**run.sh**
```bash
#!/bin/bash
# the make line also repeats each setting of config.mk as NAME=value (left out here)
make -C /OpenROAD-flow-scripts/flow DESIGN_CONFIG=/design/flow/config.mk WORK_HOME=/design/flow/orfs CLKGATE_MAP_FILE= finish
```
**config.mk**
```make
export PLATFORM = sky130hd
export DESIGN_NAME = main_sync
export DESIGN_NICKNAME = main_sync
export VERILOG_FILES = /design/flow/design.v
export SDC_FILE = /design/flow/constraint.sdc
export NUM_CORES = 4
export LEC_CHECK = 0
export CAP_MARGIN = 20
export CORE_MARGIN = 2
export CORE_UTILIZATION = 70
export CTS_CLUSTER_SIZE = 40
export PLACE_DENSITY_LB_ADDON = 0.25
export SETUP_SLACK_MARGIN = 1.43
export SLEW_MARGIN = 20
```
**constraint.sdc**
```tcl
create_clock -name core_clock -period 4.87 [get_ports {clk}]
set_input_delay 0.9740 -clock core_clock [delete_from_list [all_inputs] [get_ports {clk}]]
set_output_delay 0.9740 -clock core_clock [all_outputs]
set_load 0.01 [all_outputs]
```
**design.v**
```verilog
`timescale 1ns / 1ps
module multiplier(    Rs, Rm, result  );
parameter N = 32; 
output wire[N-1:0] result;
input wire[N-1:0] Rs;
input wire[N-1:0] Rm;
assign result = Rm*Rs;
endmodule
`timescale 1ns / 1ps
module reg_sync(in_address_1,in_address_2,in_address_3,
						out_data_1,out_data_2,out_data_3,
						write_address_1, write_address_2,
						write_data_1, write_data_2,
						write_enable_1, write_enable_2,
						read_enable_1, read_enable_2, read_enable_3,
						rst, clk );
parameter N = 32;			  
reg [N-1:0] R [15:0];	 
input [3:0]in_address_1;
input [3:0]in_address_2;
input [3:0]in_address_3;
output reg [N-1:0]out_data_1;
output reg [N-1:0]out_data_2;
output reg [N-1:0]out_data_3;
input [3:0] write_address_1;
input[N-1:0] write_data_1;
input [3:0] write_address_2;
input[N-1:0] write_data_2;
input clk;
input rst;
input write_enable_1;
input write_enable_2;
input read_enable_1;
input read_enable_2;
input read_enable_3;
integer i;
always@(posedge clk) begin
	if (rst) begin
		for (i = 0; i < 16; i = i + 1)
			R[i] <= 0;
		out_data_1 <= 0;
		out_data_2 <= 0;
		out_data_3 <= 0;
	end else begin
		if (read_enable_1 == 1)
		out_data_1 <= R[in_address_1];
		if (read_enable_2 == 1)
		out_data_2 <= R[in_address_2];
		if (read_enable_3 == 1)
		out_data_3 <= R[in_address_3];
		if (write_enable_1 == 1) R[write_address_1] <= write_data_1;
		if (write_enable_2 == 1) R[write_address_2] <= write_data_2;
	end
end
endmodule 
`timescale 1ns / 1ps
module main_sync(clk, rst, ld_we, ld_addr, ld_data, start, a_addr, b_addr, c_addr,
		count, ready, done, result, rd_addr, rd_data);
parameter N = 32;
input clk;
input rst;
input ld_we;
input [3:0] ld_addr;
input [N-1:0] ld_data;
input start;
input [3:0] a_addr;
input [3:0] b_addr;
input [3:0] c_addr;
input [3:0] count;
output ready;
output reg done;
output [N-1:0] result;
input [3:0] rd_addr;
output [N-1:0] rd_data;
localparam IDLE = 2'd0, FIRST = 2'd1, MUL = 2'd2, WB = 2'd3;
reg [1:0] state;
reg [3:0] cnt;
reg [3:0] dst;
reg [N-1:0] reg_C;
wire [N-1:0] reg_A;
wire [N-1:0] reg_B;
wire [N-1:0] product;
wire go = (state == IDLE) && start;
reg_sync register(.in_address_1(a_addr), .in_address_2(b_addr), .in_address_3(rd_addr),
		.out_data_1(reg_A), .out_data_2(reg_B), .out_data_3(rd_data),
		.write_address_1(ld_addr), .write_address_2(dst),
		.write_data_1(ld_data), .write_data_2(reg_C),
		.write_enable_1(ld_we && (state == IDLE) && !start), .write_enable_2(state == WB),
		.read_enable_1(go), .read_enable_2(go), .read_enable_3(1'b1),
		.rst(rst), .clk(clk));
multiplier mult(.Rm(reg_A), .Rs((state == FIRST) ? reg_B : reg_C), .result(product));
assign ready = (state == IDLE);
assign result = reg_C;
always @(posedge clk) begin
	if (rst) begin
		state <= IDLE;
		cnt <= 0;
		dst <= 0;
		reg_C <= 0;
		done <= 0;
	end else begin
		done <= 0;
		case (state)
		IDLE: if (start) begin
			cnt <= count;
			dst <= c_addr;
			state <= FIRST;
		end
		FIRST: begin
			if (cnt == 0) begin
				reg_C <= reg_B;
				state <= WB;
			end else begin
				reg_C <= product;
				cnt <= cnt - 1;
				state <= (cnt == 1) ? WB : MUL;
			end
		end
		MUL: begin
			reg_C <= product;
			cnt <= cnt - 1;
			if (cnt == 1) state <= WB;
		end
		WB: begin
			state <= IDLE;
			done <= 1;
		end
		endcase
	end
end
endmodule
```
==> flow_summary.toml, run 1 <==
# yosys + openroad results
[run_status]
status = "failed layout checks"
violations = "negative setup slack"

[power_and_ir_drop]
power_leader = "sequential cells"
power.internal_uw = 10730
clkPwrFrac_pct = 32.2
comb_cell_power_uw = 3930
p_seq_uw = 6510
clk-power_uw = 4960
power.switching_uw = 4668
pwr-share-comb_pct = 25.5
switching_share_pct = 30.31
peakVddDrop_mv = 0.3453
cellLeakagePower_uw = 0.02328
power_density_nw_per_um2 = 264.2
sequentialPowerShare_pct = 42.3

[logic_synthesis]
syn_nets = 4732
ys_top_logic_family = "multiplexers"
ys_cells = 4139
ys_sh_mux_pct = 22.85
avgSynthCellArea_um2 = 12.21
netlist_instances = 4139
netlist_top_cells_count = "nor2_1 (564), edfxtp_1 (512), mux4_2 (480)"
synth-xor-area-share_pct = 1.411
yosys_warnings = 2
top_area_share_pct = 30.41
ys_seq_share_pct = 36.00
synth_flops = 653
ys_sh_aoi_pct = 2.690
yosysTopAreaCell = "edfxtp_1"
topCellsByArea = "edfxtp_1 (30%), mux4_2 (21%), fa_1 (16%)"
yosysMostFrequentCell = "nor2_1"
yosys_area_um2 = 50550
yosysUniqueCellTypes = 64
ys_sh_simple_pct = 12.41
yosys_most_used_dff = "edfxtp_1"
syn_area_um2 = 50550
synth-async-reset-ratio_pct = 0
edf_count = 512
adder_share_pct = 19.25

[grt]
use_met3_pct = 16.43
grt_pass1_vias = 40620
grt_antenna_before_repair = 10
busiest_layer = "met2"
globalRouteOverflowTotal = 0
use_met2_pct = 71.97
use_met1_pct = 57.44
grt_pass1_wl_um = 253400
track_usage_pct = 46.84
grt_max_degree = 69

[timing]
layout_setup_ws_ns = -2.531
fin_crit_ns = 7.401
fin_worst_skew_ns = 0.03088
slew_headroom_pct = 20.00
worst_slew_pin_slew_ns = 1.190
hold_violations = 0
setup_tns_ns = -50.50
rsz0062_at_grt = "yes"
slew_violations = 0
fmax_ghz = 0.1351
period_used_pct = 152.0
setup_viol = 25

[placed_design]
io_buffer_count = 125
dpl_cell_area_um2 = 55280
hpwl_um = 112300
place_congestion = 0.9567

[die]
chipHeight_um = 272.7
core_um2 = 71490
fp_util_pct = 70.72
num_rows = 98
die-area_um2 = 74380
die-width_um = 272.7
io_pins = 126

[drt]
wl_um = 170700
antenna_left = 0
wl_per_cell_um = 31.58
initialDrtViolationCount = 6521
drt-vias-per-instance = 7.220
drt-pass1-iter-count = 9
vias = 39010
drc = 0

[clock_network]
clk_latency_ns = 0.67
cts_tree = "built"
clock-root-buffer = "clkbuf_16"
cts.sinks = 653
htreeDepth = 2
cts_buffer_depth = 3
cts.clk_slew.worst_paths_ns = 0.07
cts_made_buffers = 61

[worst_setup_path]
cp-endpoint = "reg_C[21]"
startpoint = "state[2]"
critPathMaxStageDelay_ns = 0.54
arrival_ns = 7.95
crit_slowest_cell = "fa_1"
cpMostUsedCell = "fa_1"
worst-path-stages = 28
cp-start-kind = "flip-flop"
rr_startpoint = "state[2]"
reg2reg_depth = 28
path_delay_family = "adder cells"
cp_num_buf_inv = 7
required_ns = 5.42
crit_path_end_kind = "flip-flop"
r2r_end = "reg_C[21]"
cp_max_fo = 13
timing.reg2reg.setup_slack_ns = -2.53
setup.worst_path.class = "flip-flop to flip-flop"

[run]
warning_count = 30
cap_violations = 0

[hold_path]
hp-class = "flip-flop to flip-flop"
whs_endpoint = "register.out_data_2[0]"
hold_depth = 2
hold_start = "register.out_data_2[0]"

[finish]
postLayoutCoreUtil_pct = 81.56
final_nets = 4990
stdcell_area_um2 = 58310
area_growth_pct = 15.34
fillers = 3703
[metal layers]
metal	wire length, um	share of wire, %	vias to the layer above
li1	-	-	14840
met1	52020	30	18960
met2	77050	45	3993
met3	27290	16	1209
met4	14240	8.3	8
met5	50	0.029	-
[area by class of cell]
type / count / area (um2) / area share (%)
antenna: 5 / 12.51 / 0.02146
inverter: 384 / 1441 / 2.472
timing repair buffer: 525 / 4715 / 8.086
multi-input combinational: 2772 / 30740 / 52.72
tap: 950 / 1189 / 2.039
sequential: 653 / 18200 / 31.22
clock inverter: 34 / 347.8 / 0.5966
clock buffer: 80 / 1658 / 2.843
[stage by stage]
stage / std cells / power (uW) / worst slack [ns] / hold WS, ns
after global placement: 5269 / 10060 / -2.659 / 0.4433
after global routing: 5399 / 15710 / -2.791 / 0.4929
after floorplan: 4139 / 8658 / -2.531 / 0.4329
final: 5403 / 15400 / -2.531 / 0.4616
after CTS: 5393 / 15130 / -2.567 / 0.4637
after detailed placement: 5269 / 10170 / -2.732 / 0.4528
[timing repair]
action | in CTS | in global routing
hold buffers | 0 | 0
gates resized | 77 | 87
cloned | 0 | 0
endpoints found under the hold margin | 0 | 0
pin swaps | 55 | 56
setup buffers | 10 | 5
setup endpoints to repair | 296 | 29
==> run 2: changes to the inputs <==
CORE_UTILIZATION = 71   (was 70)
CTS_CLUSTER_SIZE = 36   (was 40)
PLACE_DENSITY_LB_ADDON = not set   (was 0.25)
SETUP_SLACK_MARGIN = -0.58   (was 1.43)
clock period = 7.33 ns   (was 4.87 ns; I/O delays follow)
==> run 2 against run 1 <==
  * Still fails the layout checks on negative setup slack
  * Global-route usage is 1.2 points higher
  * Non-clock buffer count decreased by 80
  * Clock power fell by 29%
  * Combinational power down 39%
  * Utilization shrank 1.1 points
  * Critical path depth fell by 4
  * Via count decreased by 0.67%
  * Maximum frequency decreased by 4.5%
  * Setup slack gained 2.1 ns
  * Final cell count is 1.5% lower
  * First-iteration DRC count fell by 2.0%
  * Critical endpoint is now reg_C[29]
  * Largest power group unchanged
==> flow_summary.toml, run 2 <==
# yosys + openroad results
[clock_network]
cts_buffer_depth = 3
htreeDepth = 3
clk_latency_ns = 0.64
postCtsHoldBufs = 0
clock-root-buffer = "clkbuf_16"
cts_made_buffers = 68
cts.sinks = 653
cts_tree = "built"
cts.clk_slew.worst_paths_ns = 0.07

[logic_synthesis]
yosysTopAreaCell = "edfxtp_1"
ys_cells = 4139
ys_sh_mux_pct = 22.85
yosys_area_um2 = 50550
top_area_share_pct = 30.41
yosys_warnings = 2
adder_share_pct = 19.25
syn_nets = 4732
avgSynthCellArea_um2 = 12.21
yosysMostFrequentCell = "nor2_1"
yosys_most_used_dff = "edfxtp_1"
yosysUniqueCellTypes = 64
ys_sh_simple_pct = 12.41
edf_count = 512
ys_top_logic_family = "multiplexers"
synth-async-reset-ratio_pct = 0
ys_sh_aoi_pct = 2.690
netlist_top_cells_count = "nor2_1 (564), edfxtp_1 (512), mux4_2 (480)"
synth_flops = 653
synth-xor-area-share_pct = 1.411
ys_seq_share_pct = 36.00
netlist_instances = 4139
syn_area_um2 = 50550
topCellsByArea = "edfxtp_1 (30%), mux4_2 (21%), fa_1 (16%)"

[drt]
vias = 38750
drc = 0
wl_per_cell_um = 32.46
initialDrtViolationCount = 6391
drt-pass1-iter-count = 6
drt-vias-per-instance = 7.281
wl_um = 172800
antenna_left = 0

[die]
die-width_um = 270.8
num_rows = 97
fp_util_pct = 71.94
core_um2 = 70270
io_pins = 126
die-area_um2 = 73350
chipHeight_um = 270.8

[worst_setup_path]
arrival_ns = 8.29
r2r_end = "reg_C[29]"
rr_startpoint = "state[2]"
cp_num_buf_inv = 3
cp-start-kind = "flip-flop"
startpoint = "state[2]"
reg2reg_depth = 24
worst-path-stages = 24
worstPathCellList = "buf_8 > mux2_4 > and2_1 > fa_1 > fa_1 > fa_1 > inv_1 > fa_1 > inv_1 > fa_1 > fa_1 > fa_1 > fa_1 > ha_4 > a21o_1 > a21o_1 > a221oi_1 > o21ai_1 > a311o_2 > a2111oi_4 > a21oi_1 > xor2_1 > nand2_1 > a211oi_2"
crit_slowest_cell = "fa_1"
cpMostUsedCell = "fa_1"
timing.reg2reg.setup_slack_ns = -0.42
cp-endpoint = "reg_C[29]"
path_delay_family = "adder cells"
cp_max_fo = 8
crit_path_end_kind = "flip-flop"
required_ns = 7.87
critPathMaxStageDelay_ns = 0.56
setup.worst_path.class = "flip-flop to flip-flop"

[run]
cap_violations = 0
warning_count = 30

[hold_path]
hold_start = "register.out_data_1[31]"
whs_endpoint = "register.out_data_1[31]"
hold_depth = 2
hp-class = "flip-flop to flip-flop"

[finish]
combGateArea_um2 = 29810
fillers = 3760
finalNonFillerCells = 5322
area_growth_pct = 11.90
postLayoutCoreUtil_pct = 80.50
seqCellArea_um2 = 18200
final_nets = 4917

[placed_design]
pre_cts_ws_ns = -0.6760
io_buffer_count = 125
place_congestion = 0.9778
hpwl_um = 112800
placedCellCount = 5189

[timing]
fin_crit_ns = 7.747
hold_violations = 0
period_used_pct = 105.7
slew_headroom_pct = 28.57
slew_violations = 0
fmax_ghz = 0.1291
rsz0062_at_grt = "yes"
setup_viol = 14
layout_setup_ws_ns = -0.4165
fin_worst_skew_ns = 0.02313
worst_slew_pin_slew_ns = 1.072

[power_and_ir_drop]
power_uw = 10260
comb_cell_power_uw = 2400
clkPwrFrac_pct = 34.3
cellLeakagePower_uw = 0.02276
p_seq_uw = 4340
pwr-share-comb_pct = 23.4
power.switching_uw = 3126
sequentialPowerShare_pct = 42.3
power_leader = "sequential cells"
clk-power_uw = 3520
switching_share_pct = 30.48
power.internal_uw = 7131
peakVddDrop_mv = 0.2775
power_density_nw_per_um2 = 181.3

[grt]
grt_pass1_wl_um = 255200
track_usage_pct = 48.01
globalRouteOverflowTotal = 0
grt_antenna_before_repair = 6
grt_max_degree = 88
grt_pass1_vias = 40900

[run_status]
status = "failed layout checks"
violations = "negative setup slack"
run 2: final cells by class:
cell class                      instances  share of cell area (%)
Multi-Input combinational cell       2772                   52.69
Sequential cell                       653                   32.17
Timing Repair Buffer                  445                   6.620
Clock buffer                           89                   3.311
Inverter                              384                   2.548
Tap cell                              940                   2.079
Clock inverter                         36                  0.5618
Antenna cell                            3                 0.01327
run 2: timing repair:
action / in CTS / in global routing
gates resized: 2 / 26
pin swaps: 1 / 9
buffers inserted: 0 / 6
endpoints found under the setup margin: 3 / 7
cloned: 0 / 0
run 2: routing by layer:
layer / wire (um) / global-route usage, % / up-vias
li1: - / - / 14690
met1: 53310 / 59.54 / 18750
met2: 78030 / 72.80 / 4078
met3: 26540 / 15.97 / 1219
met4: 14690 / 31.35 / 12
met5: 190 / 1.382 / -
run 2: metrics by stage:
stage / hold slack (ns) / area (um2) / setup TNS [ns]
finish: 0.4594 / 56570 / -2.928
global route: 0.4759 / 56560 / -6.554
CTS: 0.4589 / 56370 / -4.078
detailed placement: 0.4502 / 54180 / -4.487
global placement: 0.4453 / 54180 / -3.090
floorplan: 0.4329 / 50550 / -1.302
==> run 3: changes to the inputs <==
CORE_UTILIZATION = 58   (was 71)
CTS_CLUSTER_SIZE = not set   (was 36)
SETUP_SLACK_MARGIN = not set   (was -0.58)
clock period = 5.12 ns   (was 7.33 ns; I/O delays follow)
==> run 3 against run 2 <==
  * Still fails the layout checks on negative setup slack
  * Sequential cell count unchanged
  * Routed wire length down 4.4%
  * Setup slack got worse by 2.0 ns
  * Maximum frequency rose by 2.9%
  * Synthesized cell count unchanged
  * Total power rose by 47%
  * Final area rose by 4.1%
  * Combinational power increased by 55%
  * Via count shrank 6.7%
  * Critical endpoint is now reg_C[28]
==> flow_summary.toml, run 3 <==
# yosys + openroad results
[clock_network]
cts_buffer_depth = 3
cts_tree = "built"
cts_made_buffers = 69
clk_latency_ns = 0.63
postCtsHoldBufs = 0
cts.clk_slew.worst_paths_ns = 0.07
cts.sinks = 653
htreeDepth = 3
clock-root-buffer = "clkbuf_16"

[drt]
drc = 0
drt-vias-per-instance = 6.410
antenna_left = 0
vias = 36150
wl_per_cell_um = 29.30
drt-pass1-iter-count = 6
wl_um = 165200
initialDrtViolationCount = 4645
diodes = 0

[worst_setup_path]
cp_num_buf_inv = 4
cpMostUsedCell = "fa_1"
crit_slowest_cell = "fa_1"
cp-start-kind = "flip-flop"
timing.reg2reg.setup_slack_ns = -2.41
r2r_end = "reg_C[28]"
setup.worst_path.class = "flip-flop to flip-flop"
crit_path_end_kind = "flip-flop"
critPathMaxStageDelay_ns = 0.55
cp_max_fo = 6
arrival_ns = 8.05
path_delay_family = "adder cells"
startpoint = "state[2]"
cp-endpoint = "reg_C[28]"
reg2reg_depth = 25
rr_startpoint = "state[2]"
worst-path-stages = 25
required_ns = 5.65

[timing]
fin_worst_skew_ns = 0.03780
slew_violations = 0
setup_viol = 24
rsz0062_at_grt = "yes"
slew_headroom_pct = 28.50
layout_setup_ws_ns = -2.406
fmax_ghz = 0.1329
period_used_pct = 147.0
worst_slew_pin_slew_ns = 1.073
hold_violations = 0
fin_crit_ns = 7.526

[die]
num_rows = 108
core_um2 = 86620
die-area_um2 = 89540
fp_util_pct = 58.36
chipHeight_um = 299.2
die-width_um = 299.2
io_pins = 126

[logic_synthesis]
avgSynthCellArea_um2 = 12.21
syn_area_um2 = 50550
top_area_share_pct = 30.41
ys_sh_simple_pct = 12.41
ys_sh_mux_pct = 22.85
ys_top_logic_family = "multiplexers"
edf_count = 512
yosys_area_um2 = 50550
yosysTopAreaCell = "edfxtp_1"
netlist_instances = 4139
topCellsByArea = "edfxtp_1 (30%), mux4_2 (21%), fa_1 (16%)"
synth-xor-area-share_pct = 1.411
synth-async-reset-ratio_pct = 0
ys_sh_aoi_pct = 2.690
synth_flops = 653
ys_cells = 4139
syn_nets = 4732
netlist_top_cells_count = "nor2_1 (564), edfxtp_1 (512), mux4_2 (480)"
yosys_most_used_dff = "edfxtp_1"
adder_share_pct = 19.25
yosysMostFrequentCell = "nor2_1"
yosysUniqueCellTypes = 64
yosys_warnings = 2
ys_seq_share_pct = 36.00

[hold_path]
whs_endpoint = "register.out_data_2[0]"
hold_depth = 2
hp-class = "flip-flop to flip-flop"
hold_start = "register.out_data_2[0]"

[power_and_ir_drop]
power.internal_uw = 10650
peakVddDrop_mv = 0.3520
power.switching_uw = 4446
cellLeakagePower_uw = 0.02356
power_density_nw_per_um2 = 256.3
clkPwrFrac_pct = 34.6
clk-power_uw = 5210
p_seq_uw = 6160
power_uw = 15090
power_leader = "sequential cells"
switching_share_pct = 29.46
comb_cell_power_uw = 3720
pwr-share-comb_pct = 24.6
sequentialPowerShare_pct = 40.8

[finish]
area_growth_pct = 16.48
final_nets = 5020
fillers = 6364
stdcell_area_um2 = 58880

[grt]
grt_pass1_vias = 38310
grt_max_degree = 154
grt_pass1_wl_um = 247000
globalRouteOverflowTotal = 0
grt_antenna_before_repair = 2
track_usage_pct = 37.93

[placed_design]
io_buffer_count = 125
place_congestion = 0.9139
dpl_cell_area_um2 = 55510
pre_cts_ws_ns = -2.490
hpwl_um = 113600

[run]
cap_violations = 0
warning_count = 34

[run_status]
violations = "negative setup slack"
status = "failed layout checks"
run 3: per-layer routing:
layer | wire [um] | share of wire, % | global-route usage [%]
met1 | 59790 | 36 | 49.94
met2 | 79280 | 48 | 61.56
met3 | 18040 | 11 | 8.176
met4 | 8097 | 4.9 | 16.38
met5 | 13 | 0.0079 | 0
run 3: per-stage QoR:
step	util [%]	hold WS [ns]	cells	TNS, ns
detailed placement	64.09	0.4495	5482	-47.23
finish	67.98	0.4627	5639	-45.14
global route	67.98	0.4871	5639	-50.90
floorplan	-	0.4329	4139	-34.10
global placement	64.09	0.4508	5482	-45.49
CTS	67.41	0.4592	5621	-43.77
run 3: layout make-up:
class	count	area, um2	area share, %
clock inverters	29	349.1	0.5928
inverters	384	1441	2.448
multi-input cells	2772	30590	51.94
repair buffers	547	4866	8.264
flip-flops and latches	653	18200	30.91
well taps	1155	1445	2.454
clock buffers	99	1994	3.387
run 3: timing repair:
action                     CTS  global route
setup buffers               13            22
resized                     95            78
setup endpoints to repair   25            25
pin swaps                   68            64
==> run 4: changes to the inputs <==
ABC_AREA = 0   (was not set)
CAP_MARGIN = 30   (was 20)
CELL_PAD_IN_SITES_DETAIL_PLACEMENT = 2   (was not set)
CORE_ASPECT_RATIO = 0.73   (was not set)
CORE_UTILIZATION = 17   (was 58)
CTS_CLUSTER_DIAMETER = 60   (was not set)
CTS_CLUSTER_SIZE = 27   (was not set)
GPL_ROUTABILITY_DRIVEN = 0   (was not set)
GPL_TIMING_DRIVEN = 0   (was not set)
MIN_ROUTING_LAYER = met2   (was not set)
PLACE_DENSITY_LB_ADDON = 0.16   (was not set)
TNS_END_PERCENT = 70   (was not set)
clock period = 12.2 ns   (was 5.12 ns; I/O delays follow)
==> run 4 against run 3 <==
  * The run now finishes clean
  * Sequential share of layout area is 1.1 points lower
  * Final area rose by 3.8%
  * Critical endpoint is now reg_C[30]
  * Critical path depth did not move
  * Sequential power shrank 57%
  * Final cell count rose by 51%
  * Clock-buffer cell count down 26
  * Utilization is 47 points lower
==> flow_summary.toml, run 4 <==
# yosys + openroad results
[drt]
antenna_left = 0
wl_per_cell_um = 31.42
wl_um = 268200
drt-vias-per-instance = 5.749
vias = 49070
drt-pass1-iter-count = 9
drc = 0
initialDrtViolationCount = 7270

[logic_synthesis]
yosysMostFrequentCell = "nor2_1"
synth_flops = 653
ys_sh_aoi_pct = 2.690
adder_share_pct = 19.25
yosys_warnings = 2
ys_top_logic_family = "multiplexers"
ys_seq_share_pct = 36.00
ys_cells = 4139
syn_area_um2 = 50550
synth-async-reset-ratio_pct = 0
top_area_share_pct = 30.41
yosysTopAreaCell = "edfxtp_1"
syn_nets = 4732
avgSynthCellArea_um2 = 12.21
topCellsByArea = "edfxtp_1 (30%), mux4_2 (21%), fa_1 (16%)"
yosys_most_used_dff = "edfxtp_1"
edf_count = 512
synth-xor-area-share_pct = 1.411
netlist_instances = 4139
ys_sh_mux_pct = 22.85
netlist_top_cells_count = "nor2_1 (564), edfxtp_1 (512), mux4_2 (480)"
yosysUniqueCellTypes = 64
yosys_area_um2 = 50550
ys_sh_simple_pct = 12.41

[power_and_ir_drop]
pwr-share-comb_pct = 25.4
clkPwrFrac_pct = 35.8
power.internal_uw = 4275
p_seq_uw = 2630
cellLeakagePower_uw = 0.02276
switching_share_pct = 37.01
clk-power_uw = 2430
power_leader = "sequential cells"
sequentialPowerShare_pct = 38.8
power.switching_uw = 2512
comb_cell_power_uw = 1730
peakVddDrop_mv = 0.07096
power_density_nw_per_um2 = 111.0

[worst_setup_path]
setup.worst_path.class = "flip-flop to flip-flop"
crit_path_end_kind = "flip-flop"
path_delay_family = "adder cells"
cp_max_fo = 10
reg2reg_depth = 25
cp-endpoint = "reg_C[30]"
cp-start-kind = "flip-flop"
crit_slowest_cell = "dfxtp_1"
timing.reg2reg.setup_slack_ns = 2.22
worst-path-stages = 25
required_ns = 12.82
cpMostUsedCell = "fa_1"
rr_startpoint = "register.out_data_1[4]"
critPathMaxStageDelay_ns = 0.85
cp_num_buf_inv = 5
r2r_end = "reg_C[30]"
startpoint = "register.out_data_1[4]"
arrival_ns = 10.60

[run]
cap_violations = 0
warning_count = 28

[timing]
setup_viol = 0
period_used_pct = 81.82
hold_ws_ns = 0.4801
layout_setup_ws_ns = 2.218
slew_violations = 0
fmax_ghz = 0.1002
worst_slew_pin_slew_ns = 1.133
fin_worst_skew_ns = 0.05575
hold_violations = 0
rsz0062_at_grt = "no"
fin_crit_ns = 9.982
slew_headroom_pct = 24.48
setup_tns_ns = 0

[grt]
grt_max_degree = 28
grt_antenna_before_repair = 1
track_usage_pct = 26.45
grt_pass1_wl_um = 361800
grt_pass1_vias = 59950
globalRouteOverflowTotal = 0

[die]
die-width_um = 642.3
core_um2 = 296500
chipHeight_um = 469.9
io_pins = 126
fp_util_pct = 17.05
die-area_um2 = 301800
num_rows = 171

[clock_network]
cts_made_buffers = 66
htreeDepth = 3
clk_latency_ns = 0.73
cts.clk_slew.worst_paths_ns = 0.10
postCtsHoldBufs = 0
postCtsSetupBuffers = 0
clock-root-buffer = "clkbuf_16"
cts_tree = "built"
cts.sinks = 653
cts_resized = 0
cts_buffer_depth = 3

[finish]
final_nets = 5038
stdcell_area_um2 = 61130
fillers = 32920
area_growth_pct = 20.93

[placed_design]
pre_cts_ws_ns = 2.423
io_buffer_count = 115
dpl_cell_area_um2 = 58190
hpwl_um = 204300

[hold_path]
hp-class = "flip-flop to flip-flop"
hold_start = "dst[0]"
hold_depth = 2
whs_endpoint = "dst[0]"

[run_status]
status = "complete, no violations"
run 4: layout make-up:
| class | instances | area (um2) | share of cell area [%] |
|---|---|---|---|
| Antenna cell | 62 | 155.1 | 0.2538 |
| Buffer | 330 | 1408 | 2.302 |
| Clock buffer | 73 | 1762 | 2.882 |
| Clock inverter | 45 | 595.6 | 0.9742 |
| Inverter | 384 | 1441 | 2.358 |
| Multi-Input combinational cell | 2772 | 29770 | 48.70 |
| Sequential cell | 653 | 18200 | 29.77 |
| Tap cell | 3979 | 4979 | 8.144 |
| Timing Repair Buffer | 238 | 2824 | 4.619 |
run 4: metrics by stage:
step,total power (uW),std cells,util (%)
4_1_cts,6616,8437,20.42
6_report,6787,8536,20.62
3_5_place_dp,4256,8319,19.62
3_3_place_gp,4197,8233,19.11
5_1_grt,6942,8479,20.57
2_1_floorplan,3436,4139,-
run 4: layer usage:
metal / share of wire [%] / track usage [%]
met1: 0 / -
met2: 44 / 26.68
met3: 47 / 38.98
met4: 6.5 / 6.619
met5: 2.2 / 19.01
==> run 5: changes to the inputs <==
ABC_AREA = not set   (was 0)
CAP_MARGIN = 20   (was 30)
CELL_PAD_IN_SITES_DETAIL_PLACEMENT = not set   (was 2)
CORE_ASPECT_RATIO = not set   (was 0.73)
CORE_UTILIZATION = 52   (was 17)
CTS_CLUSTER_DIAMETER = not set   (was 60)
CTS_CLUSTER_SIZE = not set   (was 27)
GPL_ROUTABILITY_DRIVEN = not set   (was 0)
GPL_TIMING_DRIVEN = not set   (was 0)
MIN_ROUTING_LAYER = not set   (was met2)
PLACE_DENSITY_LB_ADDON = not set   (was 0.16)
TNS_END_PERCENT = not set   (was 70)
clock period = 8.56 ns   (was 12.2 ns; I/O delays follow)
==> run 5 against run 4 <==
  * Critical path type unchanged
  * Non-clock buffer count shrank 320
  * Register-to-register slack got worse by 1.8 ns
  * Critical endpoint unchanged
  * Clock-buffer cell count is 27 higher
==> flow_summary.toml, run 5 <==
# yosys + openroad results
[power_and_ir_drop]
power_leader = "sequential cells"
comb_cell_power_uw = 1850
p_seq_uw = 3720
switching_share_pct = 29.20
pwr-share-comb_pct = 21.6
sequentialPowerShare_pct = 43.4
power.switching_uw = 2502
clk-power_uw = 3000
peakVddDrop_mv = 0.1895
power.internal_uw = 6067
power_density_nw_per_um2 = 154.7
cellLeakagePower_uw = 0.02174
clkPwrFrac_pct = 35.0

[logic_synthesis]
ys_sh_mux_pct = 22.85
synth-async-reset-ratio_pct = 0
yosys_most_used_dff = "edfxtp_1"
top_area_share_pct = 30.41
edf_count = 512
ys_seq_share_pct = 36.00
ys_cells = 4139
yosysTopAreaCell = "edfxtp_1"
ys_sh_simple_pct = 12.41
topCellsByArea = "edfxtp_1 (30%), mux4_2 (21%), fa_1 (16%)"
synth-xor-area-share_pct = 1.411
synth_flops = 653
netlist_instances = 4139
syn_nets = 4732
ys_top_logic_family = "multiplexers"
yosys_area_um2 = 50550
netlist_top_cells_count = "nor2_1 (564), edfxtp_1 (512), mux4_2 (480)"
syn_area_um2 = 50550
yosys_warnings = 2
adder_share_pct = 19.25
yosysMostFrequentCell = "nor2_1"
yosysUniqueCellTypes = 64
avgSynthCellArea_um2 = 12.21
ys_sh_aoi_pct = 2.690

[drt]
wl_um = 161300
initialDrtViolationCount = 3794
vias = 34450
antenna_left = 0
drt-vias-per-instance = 6.314
wl_per_cell_um = 29.56
drc = 0
drt-pass1-iter-count = 6

[clock_network]
cts.clk_slew.worst_paths_ns = 0.06
cts_tree = "built"
cts_buffer_depth = 3
clock-root-buffer = "clkbuf_16"
clk_latency_ns = 0.62
cts_made_buffers = 68
htreeDepth = 3
postCtsSetupBuffers = 0
cts.sinks = 653
postCtsHoldBufs = 0

[worst_setup_path]
critPathMaxStageDelay_ns = 0.55
rr_startpoint = "state[2]"
worstPathCellList = "mux2_2 > and2_1 > fa_1 > inv_1 > fa_1 > fa_1 > fa_1 > inv_1 > fa_1 > inv_1 > fa_1 > inv_1 > fa_1 > fa_1 > ha_1 > and3_1 > o211a_1 > o21a_1 > a311oi_1 > o221ai_1 > o41ai_1 > mux2i_1 > nand2_1 > a311oi_1"
path_delay_family = "adder cells"
startpoint = "state[2]"
setup.worst_path.class = "flip-flop to flip-flop"
crit_path_end_kind = "flip-flop"
worst-path-stages = 24
cpMostUsedCell = "fa_1"
reg2reg_depth = 24
timing.reg2reg.setup_slack_ns = 0.40
cp_max_fo = 16
cp-endpoint = "reg_C[30]"
crit_slowest_cell = "fa_1"
arrival_ns = 8.67
required_ns = 9.08
cp_num_buf_inv = 4
cp-start-kind = "flip-flop"
r2r_end = "reg_C[30]"

[die]
die-area_um2 = 99730
num_rows = 114
chipHeight_um = 315.8
fp_util_pct = 52.35
die-width_um = 315.8
io_pins = 126
core_um2 = 96570

[hold_path]
hold_start = "register.out_data_1[16]"
hp-class = "flip-flop to flip-flop"
whs_endpoint = "register.out_data_1[16]"
hold_depth = 2

[finish]
area_growth_pct = 9.558
stdcell_area_um2 = 55390
final_nets = 4720

[timing]
slew_headroom_pct = 21.14
hold_violations = 0
fin_worst_skew_ns = 0.02084
rsz0062_at_grt = "no"
hold_ws_ns = 0.4556
slew_violations = 0
worst_slew_pin_slew_ns = 1.183
fin_crit_ns = 8.156
setup_viol = 0
period_used_pct = 95.28
setup_tns_ns = 0
fmax_ghz = 0.1226

[run_status]
status = "complete, no violations"

[grt]
grt_pass1_vias = 35290
grt_antenna_before_repair = 5
globalRouteOverflowTotal = 0
track_usage_pct = 33.11
grt_pass1_wl_um = 237100
grt_max_degree = 94

[run]
cap_violations = 0
warning_count = 27

[placed_design]
hpwl_um = 104500
place_congestion = 0.9445
io_buffer_count = 125
dpl_cell_area_um2 = 53150
run 5: final cells by class:
cell class              instances  area [um2]
fillers                      8018       41180
multi-input cells            2772       29750
flip-flops and latches        653       18200
repair buffers                248        2182
clock buffers                 100        2023
well taps                    1276        1597
inverters                     384        1441
clock inverters                23       192.7
diodes                          1       2.502
run 5: what timing repair did:
| action | CTS | global route |
|---|---|---|
| endpoints found under the setup margin | 0 | 3 |
| resized | 0 | 5 |
| hold endpoints to repair | 0 | 0 |
run 5: per-layer routing:
layer	part of all wire (%)	global-route usage (%)
met1	37	43.93
met2	49	55.02
met3	10	6.067
met4	3.8	11.97
met5	0.0074	0
run 5: through the flow:
step | instances | total power, uW | util [%] | worst slack, ns
floorplan | 4139 | 4897 | - | 0.8433
global placement | 5333 | 5599 | 55.04 | 0.3775
detailed placement | 5333 | 5605 | 55.04 | 0.3280
CTS | 5456 | 8584 | 57.34 | 0.2638
global route | 5456 | 8852 | 57.35 | 0.02420
finish | 5457 | 8569 | 57.36 | 0.4037
==> run 6: changes to the inputs <==
CELL_PAD_IN_SITES_DETAIL_PLACEMENT = 0   (was not set)
CORE_UTILIZATION = 72   (was 52)
CTS_CLUSTER_DIAMETER = 294   (was not set)
PLACE_DENSITY = 0.67   (was not set)
SETUP_SLACK_MARGIN = 0.8   (was not set)
SLEW_MARGIN = 35   (was 20)
TNS_END_PERCENT = 90   (was not set)
clock period = 6.61 ns   (was 8.56 ns; I/O delays follow)
==> run 6 against run 5 <==
  * Now fails the layout checks on negative setup slack
  * Register-to-register slack got worse by 1.3 ns
  * Maximum frequency increased by 8.8%
  * Global-route usage increased by 18 points
  * Hold slack improved by 0.039 ns
  * Clock skew increased by 0.027 ns
  * Via count increased by 19%
  * Final area increased by 4.2%
  * Sequential power increased by about 30%
  * Critical endpoint unchanged
  * Largest cell class unchanged
  * Largest power group unchanged
==> flow_summary.toml, run 6 <==
# yosys + openroad results
[power_and_ir_drop]
power.switching_uw = 3586
peakVddDrop_mv = 0.3836
sequentialPowerShare_pct = 41.5
power_density_nw_per_um2 = 201.9
pwr-share-comb_pct = 25.0
clkPwrFrac_pct = 33.5
p_seq_uw = 4840
cellLeakagePower_uw = 0.02316
comb_cell_power_uw = 2910
switching_share_pct = 30.78
power_leader = "sequential cells"
clk-power_uw = 3900
power.internal_uw = 8066

[logic_synthesis]
yosysUniqueCellTypes = 64
yosysTopAreaCell = "edfxtp_1"
syn_area_um2 = 50550
ys_sh_simple_pct = 12.41
ys_sh_mux_pct = 22.85
ys_seq_share_pct = 36.00
adder_share_pct = 19.25
ys_cells = 4139
yosys_most_used_dff = "edfxtp_1"
yosys_area_um2 = 50550
synth-async-reset-ratio_pct = 0
ys_top_logic_family = "multiplexers"
avgSynthCellArea_um2 = 12.21
yosys_warnings = 2
edf_count = 512
netlist_top_cells_count = "nor2_1 (564), edfxtp_1 (512), mux4_2 (480)"
top_area_share_pct = 30.41
ys_sh_aoi_pct = 2.690
yosysMostFrequentCell = "nor2_1"
synth_flops = 653
topCellsByArea = "edfxtp_1 (30%), mux4_2 (21%), fa_1 (16%)"
syn_nets = 4732
synth-xor-area-share_pct = 1.411
netlist_instances = 4139

[drt]
wl_um = 190200
top_layer_used = "met5"
antenna_left = 0
drt-vias-per-instance = 7.632
met3_length_um = 32120
wl_per_cell_um = 35.42
vias = 40990
drc = 0
initialDrtViolationCount = 7426
met1_length_um = 54980
met2_length_um = 82220
drt-pass1-iter-count = 10

[worst_setup_path]
crit_path_end_kind = "flip-flop"
timing.reg2reg.setup_slack_ns = -0.88
setup.worst_path.class = "flip-flop to flip-flop"
arrival_ns = 8.04
cpMostUsedCell = "fa_1"
r2r_end = "reg_C[30]"
crit_slowest_cell = "fa_1"
reg2reg_depth = 25
critPathMaxStageDelay_ns = 0.56
cp-endpoint = "reg_C[30]"
cp_max_fo = 8
rr_startpoint = "state[2]"
cp_num_buf_inv = 4
required_ns = 7.15
path_delay_family = "adder cells"
worst-path-stages = 25
cp-start-kind = "flip-flop"
startpoint = "state[2]"

[clock_network]
cts.clk_slew.worst_paths_ns = 0.07
htreeDepth = 2
clock-root-buffer = "clkbuf_16"
clk_latency_ns = 0.68
postCtsHoldBufs = 0
cts_tree = "built"
cts_buffer_depth = 3
cts.sinks = 653
cts_made_buffers = 60

[run]
warning_count = 32
cap_violations = 0

[hold_path]
hold_depth = 2
whs_endpoint = "register.out_data_2[31]"
hp-class = "flip-flop to flip-flop"
hold_start = "register.out_data_2[31]"

[placed_design]
pre_cts_ws_ns = -1.029
io_buffer_count = 125
place_congestion = 0.9689
placedCellCount = 5223
hpwl_um = 113400

[grt]
grt_max_degree = 88
track_usage_pct = 51.15
grt_pass1_wl_um = 264100
grt_antenna_before_repair = 16
globalRouteOverflowTotal = 0
grt_pass1_vias = 41650

[timing]
fmax_ghz = 0.1334
slew_headroom_pct = 28.86
rsz0062_at_grt = "yes"
slew_violations = 0
fin_crit_ns = 7.494
worst_slew_pin_slew_ns = 1.067
period_used_pct = 113.4
layout_setup_ws_ns = -0.8841
fin_worst_skew_ns = 0.04827
hold_violations = 0
setup_viol = 18

[die]
core_um2 = 69790
chipHeight_um = 269.0
io_pins = 126
fp_util_pct = 72.44
die-width_um = 269.0
num_rows = 97
die-area_um2 = 72350

[finish]
finalNonFillerCells = 5371
fillers = 3312
combGateArea_um2 = 30430
area_growth_pct = 14.17
final_nets = 4957
seqCellArea_um2 = 18200
postLayoutCoreUtil_pct = 82.70

[run_status]
violations = "negative setup slack"
status = "failed layout checks"
## run 6: final cells by class
| cell class | instances | share of cell area (%) |
|---|---|---|
| inverters | 384 | 2.497 |
| repair buffers | 493 | 7.418 |
| clock inverters | 37 | 0.8606 |
| diodes | 15 | 0.06504 |
| flip-flops and latches | 653 | 31.54 |
| clock buffers | 77 | 2.857 |
| well taps | 940 | 2.038 |
| multi-input cells | 2772 | 52.73 |
## run 6: metal layers
layer / up-vias / global-route usage, %
met4: 14 / 36.89
met2: 4957 / 77.01
li1: 14780 / -
met1: 19400 / 60.66
met5: - / 2.027
met3: 1842 / 19.52
## run 6: through the flow
stage | cell area, um2 | power [uW] | TNS [ns] | hold WS (ns)
after global routing | 57690 | 11800 | -14.89 | 0.4994
after floorplan | 50750 | 6373 | -5.024 | 0.4329
after global placement | 54690 | 7375 | -11.27 | 0.4478
after CTS | 57440 | 11350 | -9.482 | 0.4817
after detailed placement | 54750 | 7471 | -12.44 | 0.4626
final | 57720 | 11650 | -10.23 | 0.4942
## run 6: repair_timing
action                                  4_1_cts  5_1_grt
cloned                                        0        0
setup buffers                                12        7
gates resized                                96       39
endpoints found under the setup margin       23       23
pin swaps                                    55       45
==> run 7: changes to the inputs <==
CTS_CLUSTER_DIAMETER = 379   (was 294)
CTS_CLUSTER_SIZE = 20   (was not set)
MAX_ROUTING_LAYER = met4   (was not set)
PLACE_DENSITY = not set   (was 0.67)
PLACE_DENSITY_LB_ADDON = 0.24   (was not set)
SETUP_SLACK_MARGIN = 1.44   (was 0.8)
SLEW_MARGIN = 10   (was 35)
clock period = 5.05 ns   (was 6.61 ns; I/O delays follow)
==> run 7 against run 6 <==
  * The layout still fails its checks (negative setup slack)
  * Sequential share of layout area grew 0.22 points
  * Critical path depth is the same
  * Hold slack lost 0.015 ns
  * Global-route usage shrank 0.46 points
  * Clock skew shrank 0.011 ns
==> flow_summary.toml, run 7 <==
# yosys + openroad results
[run_status]
status = "failed layout checks"
violations = "negative setup slack"

[worst_setup_path]
cp_max_fo = 8
startpoint = "state[2]"
crit_path_end_kind = "flip-flop"
rr_startpoint = "state[2]"
path_delay_family = "adder cells"
cpMostUsedCell = "fa_1"
worst-path-stages = 25
cp_num_buf_inv = 5
setup.worst_path.class = "flip-flop to flip-flop"
cp-start-kind = "flip-flop"
reg2reg_depth = 25
r2r_end = "reg_C[28]"
critPathMaxStageDelay_ns = 0.59
timing.reg2reg.setup_slack_ns = -2.43
required_ns = 5.56
cp-endpoint = "reg_C[28]"
crit_slowest_cell = "fa_1"
arrival_ns = 7.99

[finish]
final_nets = 4966
area_growth_pct = 13.39
postLayoutCoreUtil_pct = 82.14
stdcell_area_um2 = 57330
fillers = 3691

[timing]
rsz0062_at_grt = "yes"
slew_violations = 0
fin_crit_ns = 7.479
layout_setup_ws_ns = -2.429
fin_worst_skew_ns = 0.03697
fmax_ghz = 0.1337
slew_headroom_pct = 22.41
hold_violations = 0
worst_slew_pin_slew_ns = 1.164
period_used_pct = 148.1
setup_viol = 24

[logic_synthesis]
synth-xor-area-share_pct = 1.411
synth-async-reset-ratio_pct = 0
ys_sh_aoi_pct = 2.690
syn_area_um2 = 50550
yosys_area_um2 = 50550
adder_share_pct = 19.25
yosys_warnings = 2
ys_sh_simple_pct = 12.41
syn_nets = 4732
ys_sh_mux_pct = 22.85
topCellsByArea = "edfxtp_1 (30%), mux4_2 (21%), fa_1 (16%)"
netlist_instances = 4139
netlist_top_cells_count = "nor2_1 (564), edfxtp_1 (512), mux4_2 (480)"
synth_flops = 653
ys_seq_share_pct = 36.00
avgSynthCellArea_um2 = 12.21
yosysTopAreaCell = "edfxtp_1"
yosysUniqueCellTypes = 64
top_area_share_pct = 30.41
yosys_most_used_dff = "edfxtp_1"
ys_cells = 4139
ys_top_logic_family = "multiplexers"
edf_count = 512
yosysMostFrequentCell = "nor2_1"

[drt]
antenna_left = 0
vias = 38810
drt-vias-per-instance = 7.252
wl_um = 172100
initialDrtViolationCount = 6797
drt-pass1-iter-count = 9
wl_per_cell_um = 32.16
drc = 0

[hold_path]
hold_start = "register.out_data_2[0]"
whs_endpoint = "register.out_data_2[0]"
hp-class = "flip-flop to flip-flop"
hold_depth = 2

[grt]
grt_pass1_vias = 40480
track_usage_pct = 50.69
grt_max_degree = 91
grt_antenna_before_repair = 10
grt_pass1_wl_um = 253100
globalRouteOverflowTotal = 0

[placed_design]
place_congestion = 1.037
hpwl_um = 114000
io_buffer_count = 125
dpl_cell_area_um2 = 55200
pre_cts_ws_ns = -2.523

[die]
io_pins = 126
core_um2 = 69790
die-area_um2 = 72350
die-width_um = 269.0
fp_util_pct = 72.44
chipHeight_um = 269.0
num_rows = 97

[clock_network]
cts_tree = "built"
clk_latency_ns = 0.63
clock-root-buffer = "clkbuf_16"
cts_made_buffers = 38
cts.sinks = 653
cts.clk_slew.worst_paths_ns = 0.10
cts_buffer_depth = 3
postCtsHoldBufs = 0
htreeDepth = 2

[power_and_ir_drop]
clk-power_uw = 3300
cellLeakagePower_uw = 0.02276
pwr-share-comb_pct = 28.3
sequentialPowerShare_pct = 47.0
power.internal_uw = 9166
power.switching_uw = 4199
comb_cell_power_uw = 3790
power_leader = "sequential cells"
peakVddDrop_mv = 0.3996
switching_share_pct = 31.42
clkPwrFrac_pct = 24.7
p_seq_uw = 6280
power_density_nw_per_um2 = 233.2

[run]
warning_count = 30
cap_violations = 0
-- run 7: layer usage --
| layer | vias up | global-route usage (%) | routed length (um) |
|---|---|---|---|
| li1 | 14780 | - | - |
| met1 | 18870 | 60.74 | 52890 |
| met2 | 3981 | 74.65 | 77860 |
| met3 | 1183 | 16.64 | 27050 |
| met4 | 0 | 32.48 | 14290 |
| met5 | - | - | 0 |
-- run 7: timing repair --
item	in CTS	in global routing
gates resized	117	51
setup buffers	14	4
cloned	1	0
endpoints found under the setup margin	48	215
pin swaps	101	35
-- run 7: cell type report --
class / count / area [um2] / area share, %
repair buffers: 524 / 4728 / 8.248
inverters: 384 / 1441 / 2.514
well taps: 940 / 1176 / 2.052
clock inverters: 4 / 42.54 / 0.07421
diodes: 10 / 25.02 / 0.04365
clock buffers: 65 / 1052 / 1.836
multi-input cells: 2772 / 30660 / 53.48
flip-flops and latches: 653 / 18200 / 31.75
-- run 7: metrics by stage --
step                      instances  TNS (ns)  hold slack [ns]  power (uW)
after floorplan                4139    -35.75           0.4329        8345
after global placement         5254    -44.13           0.4428        9707
after detailed placement       5254    -46.46           0.4650        9820
after CTS                      5338    -46.25           0.4789       13120
after global routing           5351    -52.18           0.5052       13630
final                          5352    -46.97           0.4796       13370
==> run 8: changes to the inputs <==
CELL_PAD_IN_SITES_DETAIL_PLACEMENT = not set   (was 0)
CORE_MARGIN = 8   (was 2)
CORE_UTILIZATION = 29   (was 72)
CTS_CLUSTER_DIAMETER = 37   (was 379)
CTS_CLUSTER_SIZE = 44   (was 20)
GPL_TIMING_DRIVEN = 0   (was not set)
HOLD_SLACK_MARGIN = 0.1   (was not set)
MAX_ROUTING_LAYER = met5   (was met4)
MIN_ROUTING_LAYER = met1   (was not set)
PLACE_DENSITY_LB_ADDON = not set   (was 0.24)
SETUP_SLACK_MARGIN = 2.79   (was 1.44)
SLEW_MARGIN = 0   (was 10)
TNS_END_PERCENT = not set   (was 90)
clock period = 10.8 ns   (was 5.05 ns; I/O delays follow)
==> run 8 against run 7 <==
  * The run now finishes clean
  * First-iteration DRC count shrank 29%
  * Synthesized area is the same
  * Combinational power shrank 55%
  * Die area grew to 2.6 times the previous value
  * Clock skew grew 0.0075 ns
  * Clock power grew 7.6%
  * Sequential share of layout area shrank 1.5 points
  * Non-clock buffer count grew 13
  * Maximum frequency shrank 7.4%
==> flow_summary.toml, run 8 <==
# yosys + openroad results
[run_status]
status = "complete, no violations"

[clock_network]
cts_tree = "built"
clk_latency_ns = 0.69
cts.clk_slew.worst_paths_ns = 0.06
htreeDepth = 3
cts_made_buffers = 104
cts_buffer_depth = 3
cts.sinks = 653
clock-root-buffer = "clkbuf_16"
postCtsHoldBufs = 0

[logic_synthesis]
avgSynthCellArea_um2 = 12.21
synth-async-reset-ratio_pct = 0
netlist_top_cells_count = "nor2_1 (564), edfxtp_1 (512), mux4_2 (480)"
ys_top_logic_family = "multiplexers"
yosysUniqueCellTypes = 64
ys_sh_simple_pct = 12.41
yosys_area_um2 = 50550
yosys_most_used_dff = "edfxtp_1"
yosys_warnings = 2
top_area_share_pct = 30.41
ys_seq_share_pct = 36.00
syn_nets = 4732
yosysTopAreaCell = "edfxtp_1"
syn_area_um2 = 50550
ys_sh_aoi_pct = 2.690
yosysMostFrequentCell = "nor2_1"
adder_share_pct = 19.25
synth-xor-area-share_pct = 1.411
topCellsByArea = "edfxtp_1 (30%), mux4_2 (21%), fa_1 (16%)"
ys_sh_mux_pct = 22.85
ys_cells = 4139
edf_count = 512
netlist_instances = 4139
synth_flops = 653

[drt]
antenna_left = 0
met2_length_um = 93190
drt-pass1-iter-count = 6
met3_length_um = 20290
initialDrtViolationCount = 4857
met1_length_um = 64860
wl_per_cell_um = 27.88
wl_um = 191800
vias = 37130
drc = 0
top_layer_used = "met5"
drt-vias-per-instance = 5.397

[placed_design]
io_buffer_count = 115
hpwl_um = 146800
placedCellCount = 6627
place_congestion = 0.9483
dpl_cell_area_um2 = 55470

[power_and_ir_drop]
cellLeakagePower_uw = 0.02304
pwr-share-comb_pct = 20.8
peakVddDrop_mv = 0.1187
power.switching_uw = 2496
switching_share_pct = 30.44
power_leader = "clock"
power.internal_uw = 5703
p_seq_uw = 2950
clk-power_uw = 3550
power_uw = 8199
clkPwrFrac_pct = 43.3
comb_cell_power_uw = 1710
sequentialPowerShare_pct = 35.9
power_density_nw_per_um2 = 136.5

[timing]
hold_violations = 0
period_used_pct = 74.82
rsz0062_at_grt = "yes"
fin_crit_ns = 8.080
worst_slew_pin_slew_ns = 1.204
slew_violations = 0
setup_tns_ns = 0
fmax_ghz = 0.1238
fin_worst_skew_ns = 0.04451
slew_headroom_pct = 17.46
setup_viol = 0

[worst_setup_path]
setup.worst_path.class = "flip-flop to flip-flop"
worst-path-stages = 29
required_ns = 11.40
path_delay_family = "adder cells"
cp-endpoint = "reg_C[29]"
cp_max_fo = 5
r2r_end = "reg_C[29]"
critPathMaxStageDelay_ns = 0.60
arrival_ns = 8.68
startpoint = "state[2]"
crit_path_end_kind = "flip-flop"
rr_startpoint = "state[2]"
crit_slowest_cell = "fa_2"
reg2reg_depth = 29
timing.reg2reg.setup_slack_ns = 2.72
cpMostUsedCell = "fa_1"
cp_num_buf_inv = 8
cp-start-kind = "flip-flop"

[finish]
stdcell_area_um2 = 60070
combGateArea_um2 = 29910
postLayoutCoreUtil_pct = 34.59
finalNonFillerCells = 6879
area_growth_pct = 18.81
seqCellArea_um2 = 18200
final_nets = 5046
fillers = 16960

[hold_path]
hp-class = "flip-flop to flip-flop"
whs_endpoint = "register.out_data_1[31]"
hold_depth = 2
hold_start = "register.out_data_1[31]"

[die]
fp_util_pct = 29.12
die-area_um2 = 187900
io_pins = 126
chipHeight_um = 433.5
die-width_um = 433.5
num_rows = 153
core_um2 = 173600

[grt]
grt_pass1_wl_um = 272400
grt_max_degree = 26
grt_pass1_vias = 38620
grt_antenna_before_repair = 18
globalRouteOverflowTotal = 0
track_usage_pct = 20.01

[run]
warning_count = 28
cap_violations = 0
==> run 8: through the flow <==
step,worst slack [ns],hold slack (ns)
after floorplan,3.083,0.4329
after global placement,1.802,0.4527
after detailed placement,1.850,0.4545
after CTS,2.791,0.4632
after global routing,2.580,0.4744
final,2.720,0.4636
==> run 8: repair_timing <==
item / 4_1_cts / 5_1_grt
buffers inserted: 18 / 14
setup endpoints to repair: 13 / 8
gates resized: 100 / 59
cloned: 1 / 1
pin swaps: 29 / 46
==> run 8: metal layers <==
| metal | track usage [%] | vias to the layer above |
|---|---|---|
| met4 | 12.13 | 8 |
| met1 | 22.97 | 19010 |
| met3 | 4.804 | 612 |
| met5 | 0.1024 | - |
| met2 | 33.82 | 2476 |
| li1 | - | 15020 |
==> run 8: layout make-up <==
class	count	area share, %
Antenna cell	9	0.03750
Sequential cell	653	30.30
Clock buffer	116	4.641
Buffer	330	2.464
Inverter	384	2.400
Tap cell	2325	4.843
Clock inverter	82	1.577
Multi-Input combinational cell	2773	49.79
Timing Repair Buffer	207	3.947
==> run 9: changes to the inputs <==
CORE_MARGIN = 2   (was 8)
CORE_UTILIZATION = 71   (was 29)
CTS_CLUSTER_DIAMETER = 28   (was 37)
CTS_CLUSTER_SIZE = 36   (was 44)
GPL_TIMING_DRIVEN = not set   (was 0)
HOLD_SLACK_MARGIN = not set   (was 0.1)
MAX_ROUTING_LAYER = not set   (was met5)
MIN_ROUTING_LAYER = not set   (was met1)
SETUP_SLACK_MARGIN = 1.87   (was 2.79)
SLEW_MARGIN = 20   (was 0)
clock period = 7.33 ns   (was 10.8 ns; I/O delays follow)
==> run 9 against run 8 <==
  * Now fails the layout checks on negative setup slack
  * Clock power is 68% higher
  * Highest routed layer unchanged
  * Non-clock buffer count is 127 lower
  * Largest cell class unchanged
  * Die area is 61% lower
  * Critical endpoint is now reg_C[28]
  * Critical path depth is 2 lower
==> flow_summary.toml, run 9 <==
# yosys + openroad results
[logic_synthesis]
avgSynthCellArea_um2 = 12.21
topCellsByArea = "edfxtp_1 (30%), mux4_2 (21%), fa_1 (16%)"
ys_sh_aoi_pct = 2.690
adder_share_pct = 19.25
synth-xor-area-share_pct = 1.411
syn_nets = 4732
syn_area_um2 = 50550
ys_cells = 4139
synth_flops = 653
yosysTopAreaCell = "edfxtp_1"
yosysMostFrequentCell = "nor2_1"
ys_seq_share_pct = 36.00
ys_top_logic_family = "multiplexers"
yosysUniqueCellTypes = 64
yosys_area_um2 = 50550
netlist_top_cells_count = "nor2_1 (564), edfxtp_1 (512), mux4_2 (480)"
ys_sh_mux_pct = 22.85
yosys_warnings = 2
yosys_most_used_dff = "edfxtp_1"
ys_sh_simple_pct = 12.41
synth-async-reset-ratio_pct = 0
edf_count = 512
netlist_instances = 4139
top_area_share_pct = 30.41

[worst_setup_path]
crit_path_end_kind = "flip-flop"
cpMostUsedCell = "fa_1"
arrival_ns = 8.13
worst-path-stages = 27
required_ns = 7.91
path_delay_family = "adder cells"
crit_slowest_cell = "fa_1"
startpoint = "state[2]"
critPathMaxStageDelay_ns = 0.56
cp-start-kind = "flip-flop"
r2r_end = "reg_C[28]"
setup.worst_path.class = "flip-flop to flip-flop"
cp_max_fo = 7
cp_num_buf_inv = 9
cp-endpoint = "reg_C[28]"
rr_startpoint = "state[2]"
reg2reg_depth = 27
timing.reg2reg.setup_slack_ns = -0.23

[grt]
grt_max_degree = 79
grt_antenna_before_repair = 21
globalRouteOverflowTotal = 0
track_usage_pct = 55.19
grt_pass1_vias = 44130
grt_pass1_wl_um = 290600

[timing]
worst_slew_pin_slew_ns = 1.218
setup_tns_ns = -0.9540
fmax_ghz = 0.1324
fin_crit_ns = 7.555
slew_headroom_pct = 18.81
setup_viol = 6
period_used_pct = 103.1
slew_violations = 0
rsz0062_at_grt = "yes"
hold_violations = 0
fin_worst_skew_ns = 0.04659
layout_setup_ws_ns = -0.2251

[clock_network]
cts_tree = "built"
clock-root-buffer = "clkbuf_16"
cts.clk_slew.worst_paths_ns = 0.05
clk_latency_ns = 0.71
postCtsHoldBufs = 0
cts.sinks = 653
htreeDepth = 3
cts_buffer_depth = 3
cts_made_buffers = 116

[power_and_ir_drop]
clkPwrFrac_pct = 46.1
cellLeakagePower_uw = 0.02363
power_leader = "clock"
power_density_nw_per_um2 = 219.0
power.internal_uw = 8953
switching_share_pct = 30.76
peakVddDrop_mv = 0.3227
p_seq_uw = 4380
sequentialPowerShare_pct = 33.9
power.switching_uw = 3978
pwr-share-comb_pct = 20.0
comb_cell_power_uw = 2590
clk-power_uw = 5960

[hold_path]
hold_start = "register.out_data_2[0]"
hold_depth = 2
whs_endpoint = "register.out_data_2[0]"
hp-class = "flip-flop to flip-flop"

[die]
chipHeight_um = 270.8
core_um2 = 70270
die-width_um = 270.8
die-area_um2 = 73350
io_pins = 126
fp_util_pct = 71.94
num_rows = 97

[run_status]
status = "failed layout checks"
violations = "negative setup slack"

[drt]
drt-vias-per-instance = 7.828
vias = 42220
antenna_left = 0
wl_per_cell_um = 36.76
wl_um = 198300
initialDrtViolationCount = 8537
drt-pass1-iter-count = 13
drc = 0

[finish]
combGateArea_um2 = 30440
area_growth_pct = 16.81
fillers = 3062
final_nets = 4931
seqCellArea_um2 = 18200

[placed_design]
pre_cts_ws_ns = -0.2862
place_congestion = 0.9970
hpwl_um = 113900
io_buffer_count = 125

[run]
cap_violations = 0
warning_count = 32
## run 9: final cells by class
class                      count  area share [%]
tap                          940           1.992
antenna                       12         0.05085
inverter                     384           2.441
sequential                   653           30.82
timing repair buffer         410           5.939
multi-input combinational   2773           51.55
clock buffer                 131           5.365
clock inverter                91           1.839
## run 9: through the flow
step	hold WS (ns)	utilization (%)	instances	area (um2)	total power (uW)
global route	0.5245	83.99	5383	59020	13040
CTS	0.4844	83.72	5376	58830	12640
finish	0.4925	84.03	5394	59050	12930
floorplan	0.4329	-	4139	50760	5748
detailed placement	0.4654	76.66	5126	53870	6670
global placement	0.4564	76.65	5126	53870	6586
## run 9: timing repair
item | in CTS | in global routing
endpoints found under the setup margin | 24 | 24
gates resized | 108 | 30
pin swaps | 76 | 36
setup buffers | 27 | 6
hold endpoints to repair | 0 | 0
cloned | 1 | 0
## run 9: routing by layer
layer	track usage (%)	vias to the layer above	wire length [um]
met1	64.81	19900	57400
met4	40.35	24	21560
li1	-	14790	-
met5	1.711	-	301
met2	80.25	5518	84700
met3	25.23	1996	34320
==> run 10: changes to the inputs <==
CELL_PAD_IN_SITES_DETAIL_PLACEMENT = 1   (was not set)
CELL_PAD_IN_SITES_GLOBAL_PLACEMENT = 2   (was not set)
CORE_UTILIZATION = 40   (was 71)
CTS_CLUSTER_DIAMETER = 223   (was 28)
CTS_CLUSTER_SIZE = not set   (was 36)
GPL_ROUTABILITY_DRIVEN = 0   (was not set)
GPL_TIMING_DRIVEN = 0   (was not set)
HOLD_SLACK_MARGIN = 0.15   (was not set)
MIN_ROUTING_LAYER = met2   (was not set)
PLACE_DENSITY = 0.41   (was not set)
SETUP_SLACK_MARGIN = not set   (was 1.87)
clock period = 5.97 ns   (was 7.33 ns; I/O delays follow)
==> run 10 against run 9 <==
  * The layout still fails its checks (negative setup slack)
  * Sequential share of layout area grew 0.087 points
  * Sequential power grew 22%
  * Setup slack lost 2.1 ns
  * Maximum frequency shrank 9.2%
  * Synthesized cell count is the same
  * Clock-buffer cell count shrank 36
  * Critical path depth is the same
==> flow_summary.toml, run 10 <==
# yosys + openroad results
[logic_synthesis]
ys_sh_aoi_pct = 2.690
top_area_share_pct = 30.41
adder_share_pct = 19.25
netlist_instances = 4139
synth-async-reset-ratio_pct = 0
yosys_warnings = 2
yosysMostFrequentCell = "nor2_1"
avgSynthCellArea_um2 = 12.21
ys_sh_mux_pct = 22.85
synth-xor-area-share_pct = 1.411
netlist_top_cells_count = "nor2_1 (564), edfxtp_1 (512), mux4_2 (480)"
syn_area_um2 = 50550
yosys_area_um2 = 50550
ys_cells = 4139
yosysUniqueCellTypes = 64
ys_seq_share_pct = 36.00
topCellsByArea = "edfxtp_1 (30%), mux4_2 (21%), fa_1 (16%)"
ys_top_logic_family = "multiplexers"
syn_nets = 4732
ys_sh_simple_pct = 12.41
yosys_most_used_dff = "edfxtp_1"
edf_count = 512
synth_flops = 653
yosysTopAreaCell = "edfxtp_1"

[timing]
fin_worst_skew_ns = 0.03177
layout_setup_ws_ns = -2.351
hold_violations = 0
fin_crit_ns = 8.321
setup_viol = 23
fmax_ghz = 0.1202
worst_slew_pin_slew_ns = 1.397
slew_headroom_pct = 6.835
hold_ws_ns = 0.4579
period_used_pct = 139.4
slew_violations = 0
rsz0062_at_grt = "yes"
setup_tns_ns = -34.60

[power_and_ir_drop]
power.internal_uw = 9136
p_seq_uw = 5340
comb_cell_power_uw = 3560
cellLeakagePower_uw = 0.02262
power.switching_uw = 4542
power_leader = "sequential cells"
pwr-share-comb_pct = 26.0
clkPwrFrac_pct = 34.9
switching_share_pct = 33.20
peakVddDrop_mv = 0.2918
clk-power_uw = 4770
power_density_nw_per_um2 = 232.3
power_uw = 13680
sequentialPowerShare_pct = 39.1

[die]
num_rows = 130
chipHeight_um = 359.5
die-width_um = 359.5
io_pins = 126
die-area_um2 = 129200
fp_util_pct = 40.26
core_um2 = 125600

[placed_design]
hpwl_um = 163300
io_buffer_count = 115
placedCellCount = 5921
dpl_cell_area_um2 = 54480

[worst_setup_path]
crit_path_end_kind = "flip-flop"
startpoint = "register.out_data_1[8]"
setup.worst_path.class = "flip-flop to flip-flop"
cp-start-kind = "flip-flop"
timing.reg2reg.setup_slack_ns = -2.35
path_delay_family = "adder cells"
cp_num_buf_inv = 9
worst-path-stages = 27
rr_startpoint = "register.out_data_1[8]"
critPathMaxStageDelay_ns = 0.83
cp-endpoint = "reg_C[28]"
cp_max_fo = 10
crit_slowest_cell = "dfxtp_1"
arrival_ns = 8.90
cpMostUsedCell = "fa_1"
r2r_end = "reg_C[28]"
reg2reg_depth = 27
required_ns = 6.55

[clock_network]
cts_tree = "built"
clk_latency_ns = 0.71
cts.clk_slew.worst_paths_ns = 0.07
postCtsHoldBufs = 0
clock-root-buffer = "clkbuf_16"
cts.sinks = 653
cts_made_buffers = 72
htreeDepth = 3
cts_buffer_depth = 3

[drt]
drt-pass1-iter-count = 9
drt-vias-per-instance = 7.893
drc = 0
wl_um = 222800
initialDrtViolationCount = 9857
antenna_left = 0
vias = 48610
wl_per_cell_um = 36.18

[grt]
grt_antenna_before_repair = 0
grt_max_degree = 33
track_usage_pct = 51.14
globalRouteOverflowTotal = 0
grt_pass1_wl_um = 307700
grt_pass1_vias = 56860

[hold_path]
hold_depth = 2
hold_start = "dst[0]"
hp-class = "flip-flop to flip-flop"
whs_endpoint = "dst[0]"

[finish]
area_growth_pct = 16.48
final_nets = 5015
finalNonFillerCells = 6158
stdcell_area_um2 = 58880

[run]
warning_count = 32
cap_violations = 0

[run_status]
status = "failed layout checks"
violations = "negative setup slack"
run 10: layout make-up:
class / instances / area, um2
fillers: 13070 / 66690
multi-input cells: 2772 / 30840
flip-flops and latches: 653 / 18200
repair buffers: 214 / 2256
well taps: 1650 / 2064
clock buffers: 95 / 1992
plain buffers: 325 / 1653
inverters: 384 / 1441
clock inverters: 38 / 371.6
diodes: 27 / 67.56
run 10: through the flow:
step | util, % | setup WS, ns
floorplan | - | -1.431
global placement | 42.98 | -3.151
detailed placement | 43.38 | -3.057
CTS | 46.07 | -2.140
global route | 46.84 | -2.481
finish | 46.89 | -2.351
run 10: what timing repair did:
action,in CTS,in global routing
pin swaps,54,91
endpoints found under the hold margin,0,0
setup endpoints to repair,24,23
resized,188,125
setup buffers,33,41
cloned,0,1
run 10: metal layers:
layer  routed length, um  up-vias  track usage, %
met5                3943        -           27.08
met4               25400      111           16.96
met3               84710     1926           60.85
met2              108700    15380           61.92
met1                   0    16320               -
li1                    -    14880               -
Power figures rest on the tool's default switching activity, not on a simulated workload.
